Setup of run 1:
// chipmunk
module chipmunk
	#(parameter addrSize = 12)
	(input clk,
	 input reset,
	 input [addrSize-1:0] startPC,
	 input [7:0] dataBus,
	 output [7:0] dataBusWrite,
	 output reg [addrSize-1:0] addrBus,
	 output weMem,
	 output done);
	reg [7:0] aReg;               
	reg [7:0] xReg;               
	reg [7:0] yReg;               
	reg [5:0] spReg;              
	reg [addrSize-1:0] pcReg;     
	reg [addrSize-1:0] pcRegAlt;  
	reg [addrSize-1:0] eaReg;     
	reg [7:0] dataReg;            
	wire [7:0] dataRegPlus = dataReg+1;  
	reg cFlagReg, zFlagReg, nFlagReg;
	reg [5:0] opcode;             
	reg [1:0] parameter_size;     
	reg [3:0] state;              
	reg finished;                 
	reg [7:0] dataBusOutput;        
	reg [3:0] nextState;            
	wire [7:0] addSubResult;        
	wire addSubCarryOut;
	wire [7:0] shifterResult;       
	wire shifterCarry;
	wire [7:0] bitOperationResult;  
	wire OpLoadA         = opcode[5:1] == 5'b00000;
	wire OpLoadX         = opcode[5:1] == 5'b00001;
	wire OpLoadY         = opcode[5:1] == 5'b00010;
	wire OpIncDecMem     = opcode[5:2] == 4'b0111 && opcode[0];
	wire OpRolRorMem     = (opcode == 6'b011001 || opcode == 6'b011011);
	wire OpIncDec        = opcode[5:1] == 5'b10101;
	wire OpInxDex        = opcode[5:1] == 5'b10110;
	wire OpInyDey        = opcode[5:1] == 5'b10111;
	wire OpSta           = opcode == 6'b100001;
	wire OpStx           = opcode == 6'b100011;
	wire OpSty           = opcode == 6'b100101;
	wire OpLdaY          = opcode == 6'b101000;
	wire OpStaY          = opcode == 6'b101001;
	wire OpIndexY        = opcode[5:1] == 5'b10100;  
	wire OpSetCarryFlag  = opcode[5:1] == 5'b00011;
	wire OpUseAdder      = opcode[5:3] == 3'b001;
	wire OpUseBitOp      = opcode[5:2] == 4'b0100;
	wire OpUseShifter    = opcode[5:2] == 4'b0110;
	wire OpAdderUseCarry = opcode[5:2] == 4'b0011;
	wire OpCpx           = opcode[5:1] == 5'b01011;
	wire OpCpy           = opcode == 6'b011100;
	wire OpDoCompare     = opcode[5:2] == 4'b0101 || OpCpy;
  ...
For scale: ~1300 cells after synthesis, ~100 flip-flops, ~44 I/O pins, roughly 10000 um^2 of cells after synthesis.
clock: 2.96 ns
lec_check: 0
abc_area: 0
cap_margin: 20
core_aspect_ratio: 0.5
core_margin: 2
core_utilization: 72
cts_cluster_diameter: 248
cts_cluster_size: 99
place_density: 0.36
slew_margin: 20
tns_end_percent: 20
run.sh (not shown) runs the stock make flow with config.mk's settings and CLKGATE_MAP_FILE=.
Run 1 | ERROR | global routing
For run 2, these inputs were changed with respect to run 1:
Settings: clearing PLACE_DENSITY, which used to be 0.36; clearing CTS_CLUSTER_SIZE, which used to be 99; clearing CORE_ASPECT_RATIO, which used to be 0.5; clearing CTS_CLUSTER_DIAMETER, which used to be 248; clearing ABC_AREA, which used to be 0; swapping 2.96 for 4.53 in the clock period (ns, I/O delays scaled along).
--- outcome ---
- Run 2 vs run 1 — height of the die climbed by more than a quarter
- Diff run 1 -> run 2: simple logic cell fraction of the synthesized area closely matched the old numbers, x dimension of the die down 29%, share of the synthesized netlist area taken by xor and xnor gates barely changed, placed cell count now sits lower, post-synth area from yosys stat ~0 delta.
- Run 2 completed end to end with timing, DRC and antenna clean.
- Run 1 is listed as incomplete: the tool reported an error in global routing and the run ended there.
- Per the comparison of run 2 with run 1, overall chip area fell by about 0.4%; total core area rose by 180 um^2; pre-CTS worst setup slack rose by 1.74 ns.
- Looking at detailed placement HPWL, run 2 sits 7.5% lower than run 1 does.
- Run 2 vs run 1: number of rows in the core area up by more than a quarter
Here is what was changed in the inputs of run 3 compared with run 2.
Settings: removing TNS_END_PERCENT (formerly 20); setting ABC_AREA to 1 for the first time; setting CTS_CLUSTER_SIZE to 73 for the first time; changing CORE_UTILIZATION from 72 to 67; changing the clock period (ns, I/O delays scaled along) from 4.53 to 3.87.
## What came out
Comparing core utilization at floorplan for run 2 and run 3, the smaller number came from run 3.
For run 2, the highest routed metal layer was met5, unlike run 3, where it was met4.
[diff] power dissipated by switching net loads, run 3 relative to run 2: regression
Looking at start-to-end type of the worst setup path, the flip-flop to flip-flop result is from run 2; the flip-flop to primary output one comes from run 3.
Compared with run 2, run 3 has less setup slack.
Run 2 has lower sequential share of layout area than run 3.
Run 2 vs run 3, largest combinational cell category by area: AND-OR/OR-AND gates vs simple AND/OR/NAND/NOR gates
Taking run 2 as the reference, in run 3 count of mapped cells out of synthesis increased by 20% relative to the old numbers; wire length has increased; ratio of final minimum period to clock period now larger.
The fraction of the core area covered by cells at the end of the flow of run 3 falls short of that of run 2 by 4.6 points.
The following lists how run 4 was set up differently from run 3:
Settings: changing CORE_UTILIZATION from 67 to 68; removing CTS_CLUSTER_SIZE (formerly 73); removing ABC_AREA (formerly 1); changing the clock period (ns, I/O delays scaled along) from 3.87 to 5.97.
### Flow results
When run 4 is measured against run 3, its mux cell area share after synthesis turns out 9.5 points higher. Summary: with run 3 as the reference, per-cell via count in the routed design in run 4 moved up by a little under 10%. Run 3 has a higher setup fix buffers added after clock tree synthesis than run 4. Across both runs, stage delay of the slowest cell on the critical path was lower for run 4 than for run 3.


Setup of before:
Starting RTL as in the previous note.
==> flow/config.mk <==
export PLATFORM = sky130hd
export DESIGN_NAME = chipmunk
export DESIGN_NICKNAME = chipmunk
export VERILOG_FILES = /design/flow/design.v
export SDC_FILE = /design/flow/constraint.sdc
export NUM_CORES = 4
export LEC_CHECK = 0
export CAP_MARGIN = 20
export CORE_MARGIN = 2
export CORE_UTILIZATION = 58
export CTS_CLUSTER_DIAMETER = 174
export CTS_CLUSTER_SIZE = 98
export HOLD_SLACK_MARGIN = 0.06
export MAX_ROUTING_LAYER = met5
export PLACE_DENSITY = 0.41
export SETUP_SLACK_MARGIN = -0.55
export SLEW_MARGIN = 40
export TNS_END_PERCENT = 20
==> flow/constraint.sdc <==
create_clock -name core_clock -period 5.51 [get_ports {clk}]
set_input_delay 1.1020 -clock core_clock [delete_from_list [all_inputs] [get_ports {clk}]]
set_output_delay 1.1020 -clock core_clock [all_outputs]
set_load 0.01 [all_outputs]
What after does differently from before at the input level:
Settings: CTS_CLUSTER_DIAMETER now 44, was 174; CTS_CLUSTER_SIZE no longer set, was 98; HOLD_SLACK_MARGIN now 0.1, was 0.06; SETUP_SLACK_MARGIN no longer set, was -0.55; CORE_UTILIZATION now 24, was 58; TNS_END_PERCENT no longer set, was 20.
Findings:
- after against before; core area is up by more than 100%.
- after improves on before in tightest hold margin.
- Wire length of the first global-routing pass up about 16% in after wrt before
- Of after and before, the higher minimum clock period after layout belongs to before.
- Clock-pin slew on the worst setup and hold paths delta (before -> after): insignificant
- Setup slack after placement was higher in before than in after.


chipmunk again, from the RTL that the note above started with.
Design chipmunk, start of the top module:
module chipmunk
	#(parameter addrSize = 12)
	(input clk,
	 input reset,
	 input [addrSize-1:0] startPC,
	 input [7:0] dataBus,
	 output [7:0] dataBusWrite,
	 output reg [addrSize-1:0] addrBus,
	 output weMem,
	 output done);
export LEC_CHECK = 0
export CAP_MARGIN = 20
export CORE_MARGIN = 2
export CORE_UTILIZATION = 24
export CTS_CLUSTER_DIAMETER = 26
export CTS_CLUSTER_SIZE = 17
export HOLD_SLACK_MARGIN = 0.1
export MAX_ROUTING_LAYER = met5
export PLACE_DENSITY = 0.41
export SLEW_MARGIN = 40
create_clock -name core_clock -period 5.51 [get_ports {clk}]
The first run went through all stages and came out clean.
Edit:
==> flow/config.mk (replaced) <==
export PLATFORM = sky130hd
export DESIGN_NAME = chipmunk
export DESIGN_NICKNAME = chipmunk
export VERILOG_FILES = /design/flow/design.v
export SDC_FILE = /design/flow/constraint.sdc
export NUM_CORES = 4
export LEC_CHECK = 0
export ABC_AREA = 1
export CAP_MARGIN = 20
export CORE_MARGIN = 2
export CORE_UTILIZATION = 64
export SLEW_MARGIN = 20
==> flow/constraint.sdc (replaced) <==
create_clock -name core_clock -period 4.34 [get_ports {clk}]
set_input_delay 0.8680 -clock core_clock [delete_from_list [all_inputs] [get_ports {clk}]]
set_output_delay 0.8680 -clock core_clock [all_outputs]
set_load 0.01 [all_outputs]
Synthesized cell count climbs by 20%.
Final area drops by 5.9%.
Sequential power climbs by 28%.
Edit:
--- a/flow/config.mk
+++ b/flow/config.mk
@@ -9,4 +9,5 @@
 export CAP_MARGIN = 20
 export CORE_MARGIN = 2
-export CORE_UTILIZATION = 64
+export CORE_UTILIZATION = 68
+export PLACE_DENSITY = 0.36
 export SLEW_MARGIN = 20
==> flow/constraint.sdc (replaced) <==
create_clock -name core_clock -period 4.17 [get_ports {clk}]
set_input_delay 0.8340 -clock core_clock [delete_from_list [all_inputs] [get_ports {clk}]]
set_output_delay 0.8340 -clock core_clock [all_outputs]
set_load 0.01 [all_outputs]
Effect: The changed run finished clean; sequential power came out higher by a few percent; cell area came out higher slightly; combinational power came out higher by a little under a tenth; area after synthesis does not change; die area came out lower by a few percent.


Starting RTL as in the previous note.
Settings: LEC_CHECK=0, CAP_MARGIN=20, CORE_MARGIN=2, CORE_UTILIZATION=24, CTS_CLUSTER_DIAMETER=174, CTS_CLUSTER_SIZE=98, HOLD_SLACK_MARGIN=0.1, MAX_ROUTING_LAYER=met5, PLACE_DENSITY=0.41, SETUP_SLACK_MARGIN=-0.55, SLEW_MARGIN=40; clock period 5.51 ns.
Then changed:
CORE_UTILIZATION = 65   (was 24)
CTS_CLUSTER_DIAMETER = not set   (was 174)
CTS_CLUSTER_SIZE = not set   (was 98)
HOLD_SLACK_MARGIN = not set   (was 0.1)
MAX_ROUTING_LAYER = not set   (was met5)
PLACE_DENSITY = not set   (was 0.41)
SETUP_SLACK_MARGIN = not set   (was -0.55)
SLEW_MARGIN = 20   (was 40)
clock period = 3.87 ns   (was 5.51 ns; I/O delays follow)
After rerunning: With this change the flow completed, yet does not pass: setup timing. Die size decreases by about 60%. Wire length came out lower by about 5.6%. Final area climbs by 9.7%. Count of clock-buffer cells in the layout is unchanged. Combinational power grows by 95%. Total power climbs by 65%. Cell count came out lower by about 11%. First-iteration DRC count is higher by about 50%.
Power figures rest on the tool's default switching activity, not on a simulated workload.
